==> flow/design.v <==
module divider (
    input div_clk, reset,
    input div,
    input div_signed,
    input [31:0] x, y,
    input use_mod,
    output [31:0] div_result,
    output div_ok
);
    wire [31:0] s;
    wire [31:0] r;
    wire complete;
    wire div0_err;
    assign div_result = use_mod ? r : s;
    assign div_ok = complete || !div;
    srt_divider my_srt(
        .srt_clk(div_clk),
        .reset(reset),
        .div(div),
        .div_signed(div_signed),
        .dividend(x), .divisor(y), .Q(s), .rem(r),
        .complete(complete),
        .div_zero_err(div0_err)
    );
endmodule
module srt_divider (
    input srt_clk,
    input div,
    input reset,
    input div_signed,
    input [31:0] dividend,
    input [31:0] divisor,
    output reg complete,
    output reg div_zero_err,
    output reg [31:0] Q,
    output reg [31:0] rem
);
    reg [1:0] status;
    localparam WAITING   = 2'b00;
    localparam NORMALIZE = 2'b01;
    localparam DIVIDING  = 2'b10;
    localparam FINISHED  = 2'b11;
    reg [32:0] S; 
    reg [32:0] D, mD;
    wire [32:0] SpD  = S + D;
    wire [32:0] SpmD = S + mD;
    reg [5:0] counter, rounds, shifter;
    wire Q_is_neg, S_is_neg, D_is_neg, R_is_neg;
    assign Q_is_neg = div_signed & (dividend[31] ^ divisor[31]);
    assign S_is_neg = div_signed & dividend[31];
    assign D_is_neg = div_signed & divisor[31];
    assign R_is_neg = S_is_neg;
    reg q_sign, rem_sign;
    wire [5:0] s_zero, s_one, d_zero;
    wire [5:0] delta_zero = d_zero - s_zero;
    leading0_detector div_s0(
        .data(S[31:0]),
        .zero_count(s_zero)
    );
    leading0_detector norm_d(
        .data({D[31] | D[32], D[30:0]}),
        .zero_count(d_zero)
    );
    wire [31:0] ulp = {31'd0, S[32]};
    reg [31:0] posQ, negQ;  
    always @(posedge srt_clk) begin
        if(reset | complete) begin
            complete <= 1'b0;
            status <= WAITING;
            S  <= 33'd0;
            D  <= 33'd0;
            mD <= 33'd0;
            q_sign  <= 1'b0;
            rem_sign<= 1'b0;
            counter <= 6'd0;
            rounds  <= 6'd0;
            div_zero_err <= 1'b0;
            posQ <= 32'd0;
            negQ <= 32'd0;
        end else if(div) begin
            case(status)
                WAITING: begin 
                    status <= NORMALIZE;
                    S <= S_is_neg ? {1'b0, -dividend} : {1'b0, dividend};
                    D <= D_is_neg ? {1'b0, -divisor } : {1'b0,  divisor};
                    q_sign   <= Q_is_neg;
                    rem_sign <= R_is_neg;
                    complete <= 1'b0;
                    posQ <= 32'd0;
                    negQ <= 32'd0;
                    counter <= 6'd0;
                    rounds  <= 6'd0;
                    div_zero_err <= 1'b0;
                end
                NORMALIZE: begin
                    if(d_zero == 6'd32) begin: divide_zero_error
                        div_zero_err <= 1'b1;
                        complete <= 1'b1;
                        status <= WAITING;
                    end else if (delta_zero[5]) begin
                        complete <= 1'b1;
                        status <= WAITING;
                        rem <= dividend;
                        Q <= 32'd0;
                    end begin
                        S  <=  S   << s_zero;
                        D  <=  D   << d_zero;
                        mD <= (-D) << d_zero;
                        posQ    <= 32'd0;
                        negQ    <= 32'd0;
                        shifter <= s_zero;
                        counter <= 6'd0;
                        rounds  <= delta_zero;
                        status  <= DIVIDING;
                    end
                end
                DIVIDING: begin
                    if(counter == rounds) begin
                        case(S[32:31])
                            2'b11: begin
                                posQ <= {posQ[30:0], 1'b0};
                                negQ <= {negQ[30:0], 1'b0};
                            end
                            2'b00: begin
                                posQ <= {posQ[30:0], 1'b0};
                                negQ <= {negQ[30:0], 1'b0};
                            end
                            2'b01: begin: q_1_last
                                S    <= SpmD;
                                posQ <= {posQ[30:0], 1'b1};
                                negQ <= {negQ[30:0], 1'b0};
                            end
                            2'b10: begin: q_m1_last
                                S    <= SpD;
                                posQ <= {posQ[30:0], 1'b0};
                                negQ <= {negQ[30:0], 1'b1};
                            end
                        endcase
                        status <= FINISHED;
                    end else begin
                        counter <= counter + 6'd1;
                        case(S[32:31])
                            2'b11: begin
                                S    <= {S[31:0],    1'b0};
                                posQ <= {posQ[30:0], 1'b0};
                                negQ <= {negQ[30:0], 1'b0};
                            end
                            2'b00: begin
                                S    <= {S[31:0],    1'b0};
                                posQ <= {posQ[30:0], 1'b0};
                                negQ <= {negQ[30:0], 1'b0};
                            end
                            2'b01: begin: q_1
                                S    <= {SpmD[31:0], 1'b0};
                                posQ <= {posQ[30:0], 1'b1};
                                negQ <= {negQ[30:0], 1'b0};
                            end
                            2'b10: begin: q_m1
                                S    <= {SpD[31:0] , 1'b0};
                                posQ <= {posQ[30:0], 1'b0};
                                negQ <= {negQ[30
                                :0], 1'b1};
                            end
                        endcase
                    end
                end
                FINISHED: begin
                    complete <= 1'b1;
                    rem <= rem_sign ? -((S[32] ? (S+D) : S) >> (rounds + shifter)) : ((S[32] ? (S+D) : S) >> (rounds + shifter));
                    Q <= q_sign ? (negQ - posQ + ulp) : (posQ - negQ - ulp);
                    S <= {1'b0, dividend};
                    D <= {1'b0, divisor };
                    mD <= 33'd0;
                    status <= WAITING;
                end
            endcase
        end
    end
endmodule
module leading0_detector(
    input [31:0] data,
    output reg [5:0] zero_count
);
    wire [31:0] x;
    assign x = data;
    always @* begin
    case(x[31:16])
        16'd0: begin  
            case(x[15:8]) 
                8'd0: begin  
                    case(x[7:4])
                        4'd0: begin  
                            case(x[3:2])
                            2'b00: begin  
                                if(x[1] == 1'b1) zero_count = 6'd30;
                                else if(x[0] == 1'b1) zero_count = 6'd31;
                                else zero_count = 6'd32;
                            end
                            default: begin  
                                if(x[3] == 1'b1) zero_count = 6'd28;
                                else zero_count = 6'd29;
                            end
                            endcase
                        end
                        default: begin  
                            case(x[7:6])
                            2'b00: begin  
                                if(x[5] == 1'b1) zero_count = 6'd26;
                                else zero_count = 6'd27;
                            end
                            default:begin  
                                if(x[7] == 1'b1) zero_count = 6'd24;
                                else zero_count = 6'd25;
                            end
                            endcase
                        end
                    endcase
                end
                default: begin  
                    case(x[15:12])
                        4'd0: begin  
                            case(x[11:10])
                            2'b00: begin  
                                if(x[9] == 1'b1) zero_count = 6'd22;
                                else zero_count = 6'd23;
                            end
                            default:begin  
                                if(x[11] == 1'b1) zero_count = 6'd20;
                                else zero_count = 6'd21;
                            end
                            endcase
                        end
                        default: begin 
                            case(x[15:14])
                            2'b00: begin  
                                if(x[13] == 1'b1) zero_count = 6'd18;
                                else zero_count = 6'd19;
                            end
                            default:begin  
                                if(x[15] == 1'b1) zero_count = 6'd16;
                                else zero_count = 6'd17;
                            end
                            endcase
                        end
                    endcase
                end
            endcase
        end
        default: begin  
            case(x[31:24])
                8'd0: begin  
                    case(x[23:20])
                        4'd0: begin  
                            case(x[19:18])
                            2'b00: begin  
                                if(x[17] == 1'b1) zero_count = 6'd14;
                                else zero_count = 6'd15;
                            end
                            default: begin  
                                if(x[19] == 1'b1) zero_count = 6'd12;
                                else zero_count = 6'd13;
                            end
                            endcase
                        end
                        default: begin 
                            case(x[23:22])
                            2'b00: begin  
                                if(x[21] == 1'b1) zero_count = 6'd10;
                                else zero_count = 6'd11;
                            end
                            default:begin  
                                if(x[23] == 1'b1) zero_count = 6'd8;
                                else zero_count = 6'd9;
                            end
                            endcase
                        end
                    endcase
                end
                default: begin  
                    case(x[31:28])
                        4'd0: begin 
                            case(x[27:26])
                            2'b00: begin  
                                if(x[25] == 1'b1) zero_count = 6'd6;
                                else zero_count = 6'd7;
                            end
                            default:begin  
                                if(x[27] == 1'b1) zero_count = 6'd4;
                                else zero_count = 6'd5;
                            end
                            endcase
                        end
                        default: begin 
                            case(x[31:30])
                            2'b00: begin  
                                if(x[29] == 1'b1) zero_count = 6'd2;
                                else zero_count = 6'd3;
                            end
                            default:begin  
                                if(x[31] == 1'b1) zero_count = 6'd0;
                                else zero_count = 6'd1;
                            end
                            endcase
                        end
                    endcase
                end
            endcase
        end
    endcase
    end
endmodule
==> flow/config.mk <==
export PLATFORM = sky130hd
export DESIGN_NAME = divider
export DESIGN_NICKNAME = divider
export VERILOG_FILES = /design/flow/design.v
export SDC_FILE = /design/flow/constraint.sdc
export NUM_CORES = 4
export LEC_CHECK = 0
export CAP_MARGIN = 20
export CELL_PAD_IN_SITES_DETAIL_PLACEMENT = 0
export CORE_MARGIN = 2
export CORE_UTILIZATION = 68
export CTS_CLUSTER_SIZE = 36
export GPL_ROUTABILITY_DRIVEN = 1
export GPL_TIMING_DRIVEN = 1
export HOLD_SLACK_MARGIN = 0.29
export SETUP_SLACK_MARGIN = 0.76
export SLEW_MARGIN = 20
==> flow/constraint.sdc <==
create_clock -name core_clock -period 5.16 [get_ports {div_clk}]
set_input_delay 1.0320 -clock core_clock [delete_from_list [all_inputs] [get_ports {div_clk}]]
set_output_delay 1.0320 -clock core_clock [all_outputs]
set_load 0.01 [all_outputs]
run.sh (not shown) runs the stock make flow with config.mk's settings and CLKGATE_MAP_FILE=.
The baseline ended with an error in global routing (5_1_grt) on GRT-0232.
Edit:
- CELL_PAD_IN_SITES_DETAIL_PLACEMENT: 0 -> unset
- CORE_UTILIZATION: 68 -> 40
- CTS_CLUSTER_SIZE: 36 -> unset
- GPL_ROUTABILITY_DRIVEN: 1 -> unset
- GPL_TIMING_DRIVEN: 1 -> unset
- HOLD_SLACK_MARGIN: 0.29 -> unset
- SETUP_SLACK_MARGIN: 0.76 -> 0.14
- clock period: 5.16 -> 6.73 ns (I/O delays scaled with it)
After rerunning: With this change the flow went through all stages and came out clean; synthesized area is unchanged; die size rises by about 70%; synthesized cell count does not change.
Edit:
- CELL_PAD_IN_SITES_DETAIL_PLACEMENT: unset -> 0
- CORE_UTILIZATION: 40 -> 65
- GPL_ROUTABILITY_DRIVEN: unset -> 1
- GPL_TIMING_DRIVEN: unset -> 1
- HOLD_SLACK_MARGIN: unset -> 0.29
- SETUP_SLACK_MARGIN: 0.14 -> unset
- clock period: 6.73 -> 5.16 ns (I/O delays scaled with it)
What happened:
- The changed run completed and failed the layout checks on negative setup slack
- setup slack loses 0.66 ns
- register-to-register slack got worse by 0.66 ns
- critical path depth grows by 3
- power is higher by about 30%
- global-route usage came out higher by 20 points
- combinational power increases by about 40%
- first-iteration DRC count goes up by 66%
- cell count falls by about 4%
- hold slack is better by 0.028 ns
- design area is higher by 2.6%
Power and IR drop assume default switching activity.
